==> build 61 <==
==> flow/design.v <==
module apb_slave (
  input  logic        PCLK,
  input  logic        PRESETn,
  input  logic [31:0] PADDR,
  input  logic        PSEL,
  input  logic        PENABLE,
  input  logic        PWRITE,
  input  logic [31:0] PWDATA,
  output logic [31:0] PRDATA,
  output logic        PREADY,
  output logic        PSLVERR
);
  logic [15:0] [31:0] registers;
  logic [3:0] addr_index;
  logic       addr_valid;
  assign addr_index = PADDR[5:2];
  assign addr_valid = (PADDR[31:6] == 0);
  typedef enum logic [1:0] {
    IDLE,
    SETUP,
    ACCESS
  } apb_state_t;
  apb_state_t current_state, next_state;
  always_ff @(posedge PCLK or negedge PRESETn) begin
    if (!PRESETn) begin
      current_state <= IDLE;
    end else begin
      current_state <= next_state;
    end
  end
  always_comb begin
    case (current_state)
      IDLE: begin
        if (PSEL && !PENABLE)
          next_state = SETUP;
        else
          next_state = IDLE;
      end
      SETUP: begin
        if (PSEL && PENABLE)
          next_state = ACCESS;
        else
          next_state = IDLE;
      end
      ACCESS: begin
        if (PSEL && !PENABLE)
          next_state = SETUP;
        else
          next_state = IDLE;
      end
      default:
        next_state = IDLE;
    endcase
  end
  always_ff @(posedge PCLK or negedge PRESETn) begin
    if (!PRESETn) begin
      for (int i = 0; i < 16; i++)
        registers[i] <= 32'h0;
      PRDATA <= 32'h0;
      PREADY <= 1'b1;   
      PSLVERR <= 1'b0;  
    end
    else begin
      PREADY <= (next_state != SETUP);
      PSLVERR <= 1'b0;
      if (current_state == SETUP && PSEL && PENABLE) begin
        if (!addr_valid) begin
          PSLVERR <= 1'b1;
        end
        else if (!PWRITE) begin
          PRDATA <= registers[addr_index];
        end
      end
      if (current_state == ACCESS && PSEL && PENABLE && addr_valid && PWRITE) begin
        registers[addr_index] <= PWDATA;
      end
    end
  end
endmodule
==> flow/run.sh <==
#!/bin/bash
# the make line also repeats each setting of config.mk as NAME=value (left out here)
make -C /OpenROAD-flow-scripts/flow DESIGN_CONFIG=/design/flow/config.mk WORK_HOME=/design/flow/orfs CLKGATE_MAP_FILE= finish
==> flow/config.mk <==
export PLATFORM = sky130hd
export DESIGN_NAME = apb_slave
export DESIGN_NICKNAME = apb_slave
export VERILOG_FILES = /design/flow/design.v
export SDC_FILE = /design/flow/constraint.sdc
export NUM_CORES = 4
export LEC_CHECK = 0
export ABC_AREA = 1
export CAP_MARGIN = 20
export CORE_MARGIN = 2
export CORE_UTILIZATION = 72
export CTS_CLUSTER_DIAMETER = 362
export CTS_CLUSTER_SIZE = 13
export PLACE_DENSITY_LB_ADDON = 0.27
export SETUP_SLACK_MARGIN = -0.11
export SLEW_MARGIN = 20
==> flow/constraint.sdc <==
create_clock -name core_clock -period 2.15 [get_ports {PCLK}]
set_input_delay 0.4300 -clock core_clock [delete_from_list [all_inputs] [get_ports {PCLK}]]
set_output_delay 0.4300 -clock core_clock [all_outputs]
set_load 0.01 [all_outputs]
==> trial 42 (differences from build 61) <==
Settings changed: CELL_PAD_IN_SITES_GLOBAL_PLACEMENT set to 2, CORE_ASPECT_RATIO set to 0.91, CORE_MARGIN 2 to 4, CORE_UTILIZATION 72 to 57, CTS_CLUSTER_DIAMETER 362 to 267, CTS_CLUSTER_SIZE 13 to not set, GPL_ROUTABILITY_DRIVEN set to 0, GPL_TIMING_DRIVEN set to 0, HOLD_SLACK_MARGIN set to 0.26, MAX_ROUTING_LAYER set to met4, MIN_ROUTING_LAYER set to met1, PLACE_DENSITY_LB_ADDON 0.27 to not set, SETUP_SLACK_MARGIN -0.11 to not set, TNS_END_PERCENT set to 45.
==> flow/constraint.sdc (replaced) <==
create_clock -name core_clock -period 5.0 [get_ports {PCLK}]
set_input_delay 1.0000 -clock core_clock [delete_from_list [all_inputs] [get_ports {PCLK}]]
set_output_delay 1.0000 -clock core_clock [all_outputs]
set_load 0.01 [all_outputs]
==> reports/writeup.txt <==
The run finished with no timing, DRC or antenna violations. In the global route stage, overall resource usage came out at 50.8%. The slowest stage of the critical path belongs to the cell dfstp_2.

For the die area, the log shows 42700 sq um. The routed layout reports a DRC error count of 0. The floorplan step set the die height to 207 microns. The tools report the instance area at placement as 32800 sq um.

For the power share of the sequential group, the log shows 49.2%. Walking the worst path, the cells encountered are clkdlybuf4s50_1.
-- figures above: build 61

==> reports/writeup.txt <==
The run stopped with a tool error. The flow stopped in 3_1_place_gp_skip_io. The first error in the log reads "[ERROR GPL-0301] Utilization 116.441 % exceeds 100%".

The overall die size recorded for this design is 55600 sq um. The number of nets at floorplan was 4369. Post-synthesis cell count: 4298. The number of enable-type register cells in the synthesized netlist came out at 0. The total area inside the core boundary comes to 51200 sq um.
-- figures above: trial 42


---

==> inputs of 01-20 <==
Starts from the design.v that is shown in full above.
Settings: LEC_CHECK=0, CAP_MARGIN=20, CORE_MARGIN=2, CORE_UTILIZATION=40, SLEW_MARGIN=20; clock period 3.81 ns.
run.sh (not shown) runs the stock make flow with config.mk's settings and CLKGATE_MAP_FILE=.
==> 07-25: changes against 01-20 <==
- ABC_AREA: not set -> 1
- CORE_UTILIZATION: 40 -> 72
- SETUP_SLACK_MARGIN: not set -> 0.14
==> flow/constraint.sdc (replaced) <==
create_clock -name core_clock -period 1.5 [get_ports {PCLK}]
set_input_delay 0.3000 -clock core_clock [delete_from_list [all_inputs] [get_ports {PCLK}]]
set_output_delay 0.3000 -clock core_clock [all_outputs]
set_load 0.01 [all_outputs]
==> summary of the runs <==
- 07-25 failed in global routing. 01-20 finished clean.
- In synthesized cell count, 07-25 is at 2.8 times the value of 01-20.
- Die area: 01-20 is higher than 07-25 (about 50%).
- Between 01-20 and 07-25, the lower synthesized area is in 01-20 (gap 17%, measured against 07-25).
==> figures <==
Distinct lib cells used: 01-20 38; 07-25 24
Gate count of the mapped netlist: 01-20 1518; 07-25 4298
Run status: 01-20 complete, no violations; 07-25 aborted with a tool error
Failing step: 01-20 -; 07-25 global routing
Net count of the mapped netlist: 01-20 1589; 07-25 4369
Cell count in the Yosys report: 01-20 1518; 07-25 4298
Count leader, synth: 01-20 dfrtp_1; 07-25 nand2_1
Chip height: 01-20 252 um; 07-25 207 um
Xor and xnor area share after synthesis: 01-20 0.0357%; 07-25 0.0550%
Adder Share, Synth: 01-20 0.102%; 07-25 0.0846%
Core outline area: 01-20 60500 um^2; 07-25 40600 um^2
Gpl congestion: 01-20 0.742; 07-25 0.944
Count of placed standard cells including taps: 01-20 2330; 07-25 4886
Power is estimated from default activity; no workload was simulated.
